==> v14 <==
Design top, start of the top module:
module top(input logic [15:0]  data_i,
           input logic         valid_i,
           input logic         clk,
           input logic         rst_n,
           output logic        ready_o,
           output logic valid_o,
           output logic [31:0] password_o);
Settings: LEC_CHECK=0, CAP_MARGIN=40, CORE_ASPECT_RATIO=2.0, CORE_MARGIN=2, CORE_UTILIZATION=62, CTS_CLUSTER_DIAMETER=278, CTS_CLUSTER_SIZE=92, MAX_ROUTING_LAYER=met5, PLACE_DENSITY_LB_ADDON=0.05, SLEW_MARGIN=40, TNS_END_PERCENT=5; clock period 8.22 ns.
run.sh (not shown) runs the stock make flow with config.mk's settings and CLKGATE_MAP_FILE=.
==> inputs of v24, as changes to v14 <==
==> flow/config.mk (replaced) <==
export PLATFORM = sky130hd
export DESIGN_NAME = top
export DESIGN_NICKNAME = top
export VERILOG_FILES = /design/flow/design.v
export SDC_FILE = /design/flow/constraint.sdc
export NUM_CORES = 4
export LEC_CHECK = 0
export ABC_AREA = 1
export CAP_MARGIN = 20
export CORE_MARGIN = 2
export CORE_UTILIZATION = 72
export CTS_CLUSTER_DIAMETER = 278
export CTS_CLUSTER_SIZE = 37
export MAX_ROUTING_LAYER = met5
export PLACE_DENSITY_LB_ADDON = 0.28
export SLEW_MARGIN = 5
export TNS_END_PERCENT = 75
==> flow/constraint.sdc (replaced) <==
create_clock -name core_clock -period 11.5 [get_ports {clk}]
set_input_delay 2.3000 -clock core_clock [delete_from_list [all_inputs] [get_ports {clk}]]
set_output_delay 2.3000 -clock core_clock [all_outputs]
set_load 0.01 [all_outputs]
==> inputs of v11, as changes to v14 <==
==> flow/config.mk (replaced) <==
export PLATFORM = sky130hd
export DESIGN_NAME = top
export DESIGN_NICKNAME = top
export VERILOG_FILES = /design/flow/design.v
export SDC_FILE = /design/flow/constraint.sdc
export NUM_CORES = 4
export LEC_CHECK = 0
export CAP_MARGIN = 5
export CORE_MARGIN = 2
export CORE_UTILIZATION = 67
export CTS_CLUSTER_DIAMETER = 278
export CTS_CLUSTER_SIZE = 11
export MAX_ROUTING_LAYER = met5
export PLACE_DENSITY = 0.95
export SLEW_MARGIN = 20
export TNS_END_PERCENT = 95
==> run summary <==
Purpose: to document the outcome of synthesis and place and route.

Job
Per the run summary, max-cap violations total 0.

Clocking
The clock tree from TritonCTS is yes.

Detailed routing
The total number of vias is 17,400.

Timing
For this run, the final setup violation count is recorded as 0. For the finished layout, the period the worst path requires is 10.84 ns. The slew at the pin closest to its max-slew limit is 1.06 ns.

Worst hold path
The report gives the cell count of the worst hold path as 1.

Logic synthesis
The most used standard cell by instance count after synthesis is sky130_fd_sc_hd__nand2_1.

Floorplanning
After floorplanning, the core was sized to cover 25,900 sq um.

Status
The run finished with no timing, DRC or antenna violations.

Global route
For met1 alone, demand over resource in global routing was 0.494.
[end of results for v24]
==> run summary <==
Purpose: to document the outcome of synthesis and place and route.

Job
The max-cap check violation count is 0.

Logic synthesis
Summing all multiplexer cells gives an area fraction of 0.00476.

Status
The run finished, with violations left. The violated checks flagged are negative setup slack.

Final layout
The post-route utilization of the core is recorded as 0.780. The number of sequential cells in the layout is 195. The cell area after layout is 22,500 sq um.

Global route
The global routing usage on met2 is 0.702. The global routing report lists met1 layer usage as 0.295.

Timing
The shortest period the worst path allows is 11.63 ns. The setup slack of the critical path after layout is -3.41 ns. The pin closest to its max-slew limit shows a slew of 0.894 ns. The setup violation total in the final timing report is 45.

Clocking
The clock tree from TritonCTS is yes.

Floorplanning
The core area is 28,800 sq um.

Detailed routing
The total number of vias is 16,300.

Worst hold path
The worst hold path cell count is 2.
[end of results for v14]
==> run summary <==
This memo summarizes the results of the implementation run.

Status
The first error in the log reads "[ERROR GRT-0232] Routing congestion too high. Check the congestion heatmap in the GUI". The run stopped with a tool error. The last stage reached is global routing.

Clocking
The number of post-CTS setup repair buffers is 55. The number of sinks driven by the clock tree is 195.

Logic synthesis
The cell total in the yosys stat output is 2,014. In the synthesized netlist the dominant register cell turns out to be sky130_fd_sc_hd__dfxtp_1. In this run, the synthesized area fraction spent on xor and xnor cells is recorded as 0.0921. Looking at the gate-level netlist, the highest instance count belongs to sky130_fd_sc_hd__ha_1.

Global route
The global router reports that the layer with the highest usage is met2. The fraction of met1 tracks used by global routing is 0.716.

Place
The placed cell area is 21,200 sq um. The weighted congestion reported at the end of routability-driven placement is 0.977. Buffers placed on the I/O ports in this run total 52.
[end of results for v11]

---

==> inputs of build 92 <==
==> flow/design.v <==
module divider(
    input logic [15:0]  dividend,
    output logic [15:0] quotient,
    output logic [15:0] remainder
);
    localparam logic[15:0] MAGIC = 16'h000047AF;
    logic [31:0]           temp;
    logic [31:0]           q;
    logic [15:0]           diff, t;
    assign temp = MAGIC * dividend[14:0];
    assign q = temp[31:16];
    assign diff = (dividend[14:0] - q) >> 1;
    assign t = diff + q;
    assign quotient = t >> 6;
    assign remainder[14:0] = dividend[14:0] - ((quotient << 6) + (quotient << 5) + (quotient << 2));
    assign remainder[15] = dividend[15];
endmodule
module input_circuit(
    input logic clk,
    input logic rst_n,
    input logic init_i,
    input logic stop_i,
    input logic [15:0] data_i,
    input logic valid_1,
    output logic ready_1,
    output logic [15:0] data_o,
    output logic valid_2,
    input  logic ready_2,
    output logic[15:0] total_num_turns_o
);
    logic[15:0] skid_buffer;
    logic       skid_buffer_empty;
    logic       r_init;
    logic       t1_done, t2_done;
    assign t1_done = ready_1 && valid_1;
    assign t2_done = ready_2 && valid_2;
    always_ff @(posedge clk) begin
        if(!rst_n) begin
            ready_1 <= 0;
        end
        else begin
            if(r_init)
              ready_1 <= !t1_done;
            else begin
                if(!stop_i) begin
                    if(skid_buffer_empty) begin
                        if((!valid_2) || t2_done)
                          ready_1 <= 1;
                        else ready_1 <= 0;
                    end else ready_1 <= 0;
                end
                else
                    ready_1 <= 0;
            end
        end
    end
    always_ff @(posedge clk) begin
        if(!rst_n) begin
            valid_2 <= 0;
        end
        else begin
            if(r_init)
              valid_2 <= 0;
            else begin
                if(t2_done) begin
                    if(skid_buffer_empty) begin
                        if(t1_done) begin
                            data_o <= data_i;
                            valid_2 <= 1;
                        end
                        else begin
                            valid_2 <= 0;
                        end
                    end
                    else begin
                        data_o <= skid_buffer;
                        valid_2 <= 1;
                    end
                end
                else if(!valid_2) begin
                    if(t1_done) begin
                        data_o <= data_i;
                        valid_2 <= 1;
                    end
                end
            end
        end
    end
    always_ff @(posedge clk) begin
        if(!rst_n) begin
            r_init <= 0;
            skid_buffer_empty <= 1;
        end
        else begin
            if(r_init) begin
                if(t1_done) begin
                    r_init <= 0;
                    total_num_turns_o <= data_i;
                end
            end
            else begin
                if(init_i)
                    r_init <= 1;
                if(t1_done && valid_2 && !t2_done) begin
                    skid_buffer <= data_i;
                    skid_buffer_empty <= 0;
                end
                else if(!t1_done && t2_done && !skid_buffer_empty) begin
                    skid_buffer_empty <= 1;
                end
            end
        end
    end
endmodule
module dial_solver(
        input logic [15:0] val,
        input logic        valid_i,
        input logic        clk,
        input logic        rst_n,
        input logic [15:0] full_turns,
        output logic       ready,
        output logic       valid,
        output logic [31:0] password
);
    logic signed[31:0] dial;
    logic signed[31:0] old_dial;
    logic [15:0] rval;
    typedef enum logic {
        LEFT = 0,
        RIGHT = 1
    } turn_t;
    typedef enum logic[2:0]{
        IDLE,
        READY,
        CHECK_TURN,
        R_END,
        L_END
    }state_t;
    logic turn;
    state_t state;
    assign turn = rval[15];
    always_ff @(posedge clk) begin
        if(!rst_n) begin
            ready <= 0;
            password <= 0;
            dial <= 50;
            state <= IDLE;
        end
        else begin
            unique case(state)
                IDLE: begin
                    ready <= 1;
                    state <= READY;
                end
                READY: begin
                    if(valid_i) begin
                      old_dial <= dial;
                      password <= password + full_turns;
                      rval <= val;
                      state <= CHECK_TURN;
                      ready <= 0;
                    end
                end
                CHECK_TURN: begin
                    if(turn == RIGHT) begin
                      dial <= dial + rval[14:0];
                      state <= R_END;
                    end
                    else begin
                      dial <= dial - rval[14:0];
                      state <= L_END;
                    end
                end
                R_END: begin
                    if(dial > 99) begin
                        dial <= dial - 100;
                        password <= password + 1;
                    end
                    state <= READY;
                    ready <= 1;
                end
                L_END: begin
                    if(dial < 0) begin
                      dial <= dial + 100;
                    end
                    if((dial < 0 || dial == 0) && old_dial != 0)
                        password <= password + 1;
                    state <= READY;
                    ready <= 1;
                end
            endcase
        end
    end
endmodule
module top(input logic [15:0]  data_i,
           input logic         valid_i,
           input logic         clk,
           input logic         rst_n,
           output logic        ready_o,
           output logic valid_o,
           output logic [31:0] password_o);
    logic [15:0] dividend;
    logic [15:0] quotient;
    logic [15:0] remainder;
    logic        init;
    logic        stop;
    logic [31:0] turns;
    logic        ready1;
    logic        valid2, ready2;
    logic        valid3;
    logic [15:0] cnt;
    logic [15:0] total_num_turns;
    typedef enum logic[2:0] {
        IDLE,
        CHECK_TOTAL_CNT,
        ACTIVE,
        WAIT1,
        WAIT2,
        DONE
    }state_t;
    state_t state;
    always_ff @(posedge clk) begin
        if(!rst_n) begin
            state <= IDLE;
            valid_o <= 0;
            init <= 1;
            stop <= 1;
            cnt <= 0;
        end
        else begin
            unique case(state)
                IDLE: begin
                    if(valid_i && ready_o) begin
                        init <= 0;
                        state <= CHECK_TOTAL_CNT;
                    end
                end
                CHECK_TOTAL_CNT: begin
                    if(cnt == total_num_turns) begin
                        state <= DONE;
                    end
                    else begin
                        state <= ACTIVE;
                        stop <= 0;
                        init <= 0;
                    end
                end
                ACTIVE:begin
                    if(ready_o && valid_i) begin
                        cnt <= cnt + 1;
                        if(cnt + 1 == total_num_turns) begin
                            state <= WAIT1;
                            stop <= 1;
                        end
                    end
                end
                WAIT1: begin
                    state <= WAIT2;
                end
                WAIT2: begin
                    if(ready2 && !valid2) begin
                        valid_o <= 1;
                        state <= DONE;
                    end
                end
                DONE:begin
                    valid_o <= 0;
                    stop <= 1;
                    init <= 1;
                    state <= IDLE;
                end
            endcase
        end
    end
    input_circuit ic (
        .clk (clk),
        .rst_n (rst_n),
        .data_i (data_i),
        .valid_1 (valid_i),
        .ready_1 (ready_o),
        .data_o (dividend),
        .valid_2 (valid2),
        .ready_2 (ready2),
        .total_num_turns_o (total_num_turns),
        .init_i (init),
        .stop_i (stop));
    divider d(.dividend (dividend),
              .quotient (quotient),
              .remainder (remainder));
    dial_solver ds(.val (remainder),
                  .valid_i (valid2),
                  .clk (clk),
                  .rst_n (rst_n),
                  .ready (ready2),
                  .valid (valid_3),
                  .password (password_o),
                  .full_turns (quotient));
endmodule
==> flow/run.sh <==
#!/bin/bash
# the make line also repeats each setting of config.mk as NAME=value (left out here)
make -C /OpenROAD-flow-scripts/flow DESIGN_CONFIG=/design/flow/config.mk WORK_HOME=/design/flow/orfs CLKGATE_MAP_FILE= finish
==> flow/config.mk <==
export PLATFORM = sky130hd
export DESIGN_NAME = top
export DESIGN_NICKNAME = top
export VERILOG_FILES = /design/flow/design.v
export SDC_FILE = /design/flow/constraint.sdc
export NUM_CORES = 4
export LEC_CHECK = 0
export CAP_MARGIN = 20
export CORE_MARGIN = 2
export CORE_UTILIZATION = 67
export CTS_CLUSTER_DIAMETER = 278
export CTS_CLUSTER_SIZE = 11
export MAX_ROUTING_LAYER = met5
export PLACE_DENSITY = 0.95
export SLEW_MARGIN = 20
export TNS_END_PERCENT = 100
==> flow/constraint.sdc <==
create_clock -name core_clock -period 8.22 [get_ports {clk}]
set_input_delay 1.6440 -clock core_clock [delete_from_list [all_inputs] [get_ports {clk}]]
set_output_delay 1.6440 -clock core_clock [all_outputs]
set_load 0.01 [all_outputs]
==> build 8: changes against build 92 <==
==> flow/config.mk (replaced) <==
export PLATFORM = sky130hd
export DESIGN_NAME = top
export DESIGN_NICKNAME = top
export VERILOG_FILES = /design/flow/design.v
export SDC_FILE = /design/flow/constraint.sdc
export NUM_CORES = 4
export LEC_CHECK = 0
export CAP_MARGIN = 20
export CORE_MARGIN = 2
export CORE_UTILIZATION = 40
export CTS_CLUSTER_DIAMETER = 390
export CTS_CLUSTER_SIZE = 48
export HOLD_SLACK_MARGIN = -0.06
export SLEW_MARGIN = 20
==> flow/constraint.sdc (replaced) <==
create_clock -name core_clock -period 13.0 [get_ports {clk}]
set_input_delay 2.6000 -clock core_clock [delete_from_list [all_inputs] [get_ports {clk}]]
set_output_delay 2.6000 -clock core_clock [all_outputs]
set_load 0.01 [all_outputs]
==> trial 94: changes against build 92 <==
--- a/flow/config.mk
+++ b/flow/config.mk
@@ -8,9 +8,9 @@
 export CAP_MARGIN = 20
 export CORE_MARGIN = 2
-export CORE_UTILIZATION = 67
+export CORE_UTILIZATION = 62
 export CTS_CLUSTER_DIAMETER = 278
-export CTS_CLUSTER_SIZE = 11
+export CTS_CLUSTER_SIZE = 37
 export MAX_ROUTING_LAYER = met5
-export PLACE_DENSITY = 0.95
-export SLEW_MARGIN = 20
-export TNS_END_PERCENT = 100
+export PLACE_DENSITY_LB_ADDON = 0.05
+export SLEW_MARGIN = 40
+export TNS_END_PERCENT = 75
==> qor summary <==
item                                                                build 92         build 8                    trial 94
Run status                                         aborted with a tool error  finished clean  complete, but fails checks
Last stage reached                                                   5_1_grt               -                           -
Reasons for failing layout checks                                          -               -                setup timing
Final clock period utilization by the worst path                           -           95.8%                        144%
Hold WC Path Type                                                          -      reg -> reg                  reg -> reg
Final Setup Violations                                                     -               0                          45
Nets                                                                       -            2394                        2668
Combinational Area                                                         -       12400 µm²                   13100 µm²
Wire length on met2                                                        -         21.7 mm                     24.9 mm
Clock tree from TritonCTS                                                  -             yes                         yes
Post CTS Setup Buffer Count                                               74               0                          16
Final Hold Slack                                                           -        0.446 ns                    0.455 ns
Final-report max-slew violation count                                      -               0                           0
Placer's final routability congestion estimate                         0.973           0.905                       0.896
Arrival time at the worst endpoint                                         -        12.63 ns                    12.05 ns
Well Taps                                                                  -             600                         384
Number of vias after detailed routing                                      -           14500                       16200
Clock Skews                                                                -       0.0185 ns                   0.0209 ns
Number of flip-flops and latches                                           -             195                         195
Total of cells resized after clock tree synthesis                        135               3                          35
Non-filler instance count after layout                                     -            2678                        2736
Routed WL per cell                                                         -         16.8 µm                     18.3 µm
Wl on met1                                                                 -         21.2 mm                     21.0 mm
Layout Area Growth over Synthesis                                          -           10.9%                       25.2%
Cell area after placement                                          21100 µm²       19400 µm²                   21300 µm²

---

==> build 97 <==
RTL: the design.v shown in full above, as it stands there.
Settings: LEC_CHECK=0, CAP_MARGIN=20, CORE_MARGIN=2, CORE_UTILIZATION=40, PLACE_DENSITY=0.6, SLEW_MARGIN=20; clock period 13.0 ns.
==> inputs of trial 21, as changes to build 97 <==
--- a/flow/config.mk
+++ b/flow/config.mk
@@ -8,5 +8,4 @@
 export CAP_MARGIN = 20
 export CORE_MARGIN = 2
-export CORE_UTILIZATION = 40
-export PLACE_DENSITY = 0.6
+export CORE_UTILIZATION = 65
 export SLEW_MARGIN = 20
==> flow/constraint.sdc (replaced) <==
create_clock -name core_clock -period 10.1 [get_ports {clk}]
set_input_delay 2.0200 -clock core_clock [delete_from_list [all_inputs] [get_ports {clk}]]
set_output_delay 2.0200 -clock core_clock [all_outputs]
set_load 0.01 [all_outputs]
==> inputs of build 66, as changes to build 97 <==
--- a/flow/config.mk
+++ b/flow/config.mk
@@ -6,7 +6,12 @@
 export NUM_CORES = 4
 export LEC_CHECK = 0
+export ABC_AREA = 1
 export CAP_MARGIN = 20
 export CORE_MARGIN = 2
-export CORE_UTILIZATION = 40
-export PLACE_DENSITY = 0.6
-export SLEW_MARGIN = 20
+export CORE_UTILIZATION = 72
+export CTS_CLUSTER_DIAMETER = 278
+export CTS_CLUSTER_SIZE = 27
+export MAX_ROUTING_LAYER = met5
+export PLACE_DENSITY_LB_ADDON = 0.22
+export SLEW_MARGIN = 5
+export TNS_END_PERCENT = 75
==> flow/constraint.sdc (replaced) <==
create_clock -name core_clock -period 11.5 [get_ports {clk}]
set_input_delay 2.3000 -clock core_clock [delete_from_list [all_inputs] [get_ports {clk}]]
set_output_delay 2.3000 -clock core_clock [all_outputs]
set_load 0.01 [all_outputs]
==> run summary <==
Main metrics from the flow reports.

The run finished, with violations left. The checks that failed: negative setup slack. The count of final setup violators is 35. Per the STA report, the cell with the highest stage delay on the worst path is fa_1.

The slew at the pin closest to its max-slew limit is between 1 and 1.5 ns. Across all setup checks in the final design, the least slack found is -1.51 ns. The share of the cycle needed by the critical path after routing is 115%. The placement summary gives the final routability congestion estimate as about 0.92. The maximum number of pins on one net before global-route repair is approximately 75.
Source of the figures above: trial 21

==> run summary <==
Main metrics from the flow reports.

The cell count listed in synth_stat.txt came out at around 2.5k. The slew at the pin closest to its max-slew limit is around 1.1 ns. The run finished with no timing, DRC or antenna violations. Routability-driven placement finished with a final weighted congestion of 0.991.

For this design, the slowest cell found on the critical path is edfxtp_1. In the final layout, excluding clock inverters the inverter count is 433. From the final report, the count of setup violators was given as 0.

The share of the cycle needed by the critical path after routing is between 90% and 100%. The setup slack after layout is 0.646 ns. Entering global routing, the biggest net connects ~63 pins. The final layout report lists a clock buffer count of 19.
Source of the figures above: build 66

==> run summary <==
Main metrics from the flow reports.

The run finished with no timing, DRC or antenna violations. The setup slack after layout is 0.549 ns. At the pin with the least slew margin, the transition time is 1.05 ns. The tightest hold margin came out at 0.446 ns.

The antenna diode count is 0. The total half-perimeter wirelength after legalization and detailed placement came out at 34.9 mm. The share of the cycle needed by the critical path after routing came out at between 90% and 100%. The number of antenna violations at the first check in global routing came to 0.

Per the gpl log, the routability congestion estimate is 0.905. The area fraction of clock buffers and clock inverters came out at 2.84%. Entering global routing, the biggest net connects 75 pins.
Source of the figures above: build 97

